== tundra ==
==> flow/design.v (excerpt) <==
module IIR(clk, rst, Start, load, DIn, RAddr, data_done, WEN, Yn, WAddr, Finish);
	parameter n = 16;
	parameter m = 20;
	input clk, rst;
	input Start;
	input data_done;
	input [n-1:0]DIn;
	output WEN, load;
	output Finish;
	output [n-1:0]Yn;
	output [m-1:0]RAddr;
	output [m-1:0]WAddr;
	wire control_state;
	control_FSM control(
		.clk(clk), .rst(rst),
		.start(Start), .data_done(data_done), .load(load), .RAddr(RAddr), .state(control_state)
	);
	datapath dp(
		.clk(clk), .rst(rst),
		.command(control_state), .RAddr(RAddr), .DIn(DIn), .WEN(WEN), .Yn(Yn), .WAddr(WAddr), .finish(Finish)
	);
endmodule
Size: ~0.047 mm² of cells after synthesis.
export LEC_CHECK = 0
export ABC_AREA = 1
export CAP_MARGIN = 20
export CORE_MARGIN = 2
export CORE_UTILIZATION = 72
export CTS_CLUSTER_DIAMETER = 399
export CTS_CLUSTER_SIZE = 99
export PLACE_DENSITY = 0.38
export SETUP_SLACK_MARGIN = 2.1
export SLEW_MARGIN = 20
export TNS_END_PERCENT = 10
create_clock -name core_clock -period 8.78 [get_ports {clk}]
run.sh (not shown) runs the stock make flow with config.mk's settings and CLKGATE_MAP_FILE=.
tundra did not finish; the tool stopped in clock tree synthesis (4_1_cts) with error DPL-0033.
Setup changes, tundra to ember
- PLACE_DENSITY: 0.38 -> unset
- CTS_CLUSTER_DIAMETER: 399 -> unset
- CORE_UTILIZATION: 72 -> 40
- TNS_END_PERCENT: 10 -> unset
- SETUP_SLACK_MARGIN: 2.1 -> unset
- ABC_AREA: 1 -> unset
- CTS_CLUSTER_SIZE: 99 -> unset
- the clock period (ns, I/O delays scaled along): 8.78 -> 15.8
## What came out
- ember and tundra: one clean run, ember; the rest did not finish clean.
- Relative to tundra, fraction of the mapped netlist area in simple logic gates decreased by 7.4 points in ember.
- Number of placement rows: ember > tundra
- When ember is measured against tundra, its die width turns out about 30% higher.
- | portion of the post-synthesis area used by sequential elements | ember vs tundra | 0.66 points higher |
- Summary of ember over tundra: die footprint shows an increase of about 70%, setup slack at placement grew by 4.39 ns, count of placed standard cells including taps fell about 24%, share of synthesized registers carrying an async set or reset ~0 delta.
Relative to ember, the following input files were edited for juniper:
- CORE_UTILIZATION now 71, was 40
- CTS_CLUSTER_SIZE now 34, previously not set
- the clock period (ns, I/O delays scaled along) now 14.2, was 15.8
==> comparison <==
- To summarise juniper: no stage aborted, but the layout did not pass its checks, failing on negative setup slack.
- Looking at non-clock buffer count, juniper sits about 130% above ember.
- juniper: placement-stage cell area about 5.5% above ember
- Summary of juniper over ember: cell area moved up; maximum number of pins on one net before global-route repair now sits higher; via total after detailed routing +about 12%; full die area fell 0.049 mm².
What fjord does differently from juniper at the input level:
- swapping 34 for 99 in CTS_CLUSTER_SIZE
- putting PLACE_DENSITY at 0.38 where nothing was set
- putting ABC_AREA at 1 where nothing was set
- swapping 71 for 72 in CORE_UTILIZATION
- putting SETUP_SLACK_MARGIN at 2.1 where nothing was set
- swapping 14.2 for 9.54 in the clock period (ns, I/O delays scaled along)
fjord: DPL-0038 in clock tree synthesis (4_1_cts) -> run aborted
Across both runs, area fraction in and, or, nand and nor cells was higher for fjord than for juniper.
Width of the die was lower in juniper than in fjord.
fjord vs. juniper: tally of unique sky130hd cells used after synthesis fell by 26, floorplan utilization grew by 0.89 points.
fjord: compound-gate portion of the synthesized area 6.8 points below juniper
Placed instance area: higher on fjord
Here is what was changed in the inputs of maple compared with fjord.
- a deleted PLACE_DENSITY that had been 0.38
- a deleted CTS_CLUSTER_SIZE that had been 99
- an added TNS_END_PERCENT of 85
- a deleted SETUP_SLACK_MARGIN that had been 2.1
- a change of CORE_UTILIZATION from 72 to 40
- a change of the clock period (ns, I/O delays scaled along) from 9.54 to 16.0
### Flow results
- maple finished all stages; the layout is clean.
- fjord and maple ended up with roughly the same count of library flops with an enable pin.
- Worst setup slack before clock tree synthesis: maple > fjord
- Going from fjord to maple, die extent in x up 87 µm, floorplan row count up 34%, final estimated routing congestion in global placement down about 12%, die size up 79%, initial cell density of the core down 32 points.

========
Setup of JK:
Starting RTL as in the previous note.
==> flow/design.v (excerpt) <==
module IIR(clk, rst, Start, load, DIn, RAddr, data_done, WEN, Yn, WAddr, Finish);
make LEC_CHECK=0 ABC_AREA=1 CAP_MARGIN=0 CORE_ASPECT_RATIO=0.7 CORE_MARGIN=2 CORE_UTILIZATION=72 CTS_CLUSTER_SIZE=10 PLACE_DENSITY=0.38 SETUP_SLACK_MARGIN=3.25 SLEW_MARGIN=20 TNS_END_PERCENT=5 finish   # period 10.9 ns
JK did not finish; the tool stopped in 4_1_cts with error DPL-0038.
Inputs modified between JK and MS:
- CTS_CLUSTER_SIZE removed (was 10)
- CAP_MARGIN changed from 0 to 20
- CORE_ASPECT_RATIO removed (was 0.7)
## What came out
For total placed cells including tap cells, JK and MS come out practically identical.
When MS is measured against JK, its row count turns out about 20% higher.
Re XOR/XNOR share of the synthesized area: no difference whatsoever between MS and JK.
For MS, the flow was terminated by a tool error in 4_1_cts and produced no final design.

========
Starting RTL as in the previous note.
## IIR
module IIR(clk, rst, Start, load, DIn, RAddr, data_done, WEN, Yn, WAddr, Finish);
	parameter n = 16;
	parameter m = 20;
	input clk, rst;
	input Start;
	input data_done;
	input [n-1:0]DIn;
	output WEN, load;
	output Finish;
	output [n-1:0]Yn;
	output [m-1:0]RAddr;
	output [m-1:0]WAddr;
	wire control_state;
	control_FSM control(
		.clk(clk), .rst(rst),
		.start(Start), .data_done(data_done), .load(load), .RAddr(RAddr), .state(control_state)
	);
	datapath dp(
		.clk(clk), .rst(rst),
		.command(control_state), .RAddr(RAddr), .DIn(DIn), .WEN(WEN), .Yn(Yn), .WAddr(WAddr), .finish(Finish)
	);
endmodule
clock: 16.0 ns
lec_check: 0
abc_area: 1
cap_margin: 20
cell_pad_in_sites_global_placement: 1
core_aspect_ratio: 0.95
core_margin: 2
core_utilization: 68
gpl_routability_driven: 0
gpl_timing_driven: 0
min_routing_layer: met2
place_density_lb_addon: 0.2
setup_slack_margin: 0.92
slew_margin: 30
tns_end_percent: 25
The baseline never finished: it broke off in 3_1_place_gp_skip_io, error FLW-0024.
Then changed:
Settings changed: CELL_PAD_IN_SITES_GLOBAL_PLACEMENT 1 to 3, CORE_ASPECT_RATIO 0.95 to 1.23, CORE_UTILIZATION 68 to 40, GPL_ROUTABILITY_DRIVEN 0 to not set, GPL_TIMING_DRIVEN 0 to not set, MIN_ROUTING_LAYER met2 to not set, PLACE_DENSITY_LB_ADDON 0.2 to not set, SETUP_SLACK_MARGIN 0.92 to not set, SLEW_MARGIN 30 to 20, TNS_END_PERCENT 25 to 15.
After rerunning: This time the run passed the timing, design-rule and antenna checks; area after synthesis is unchanged; die area came out higher by 69%; synthesized cell count does not change.
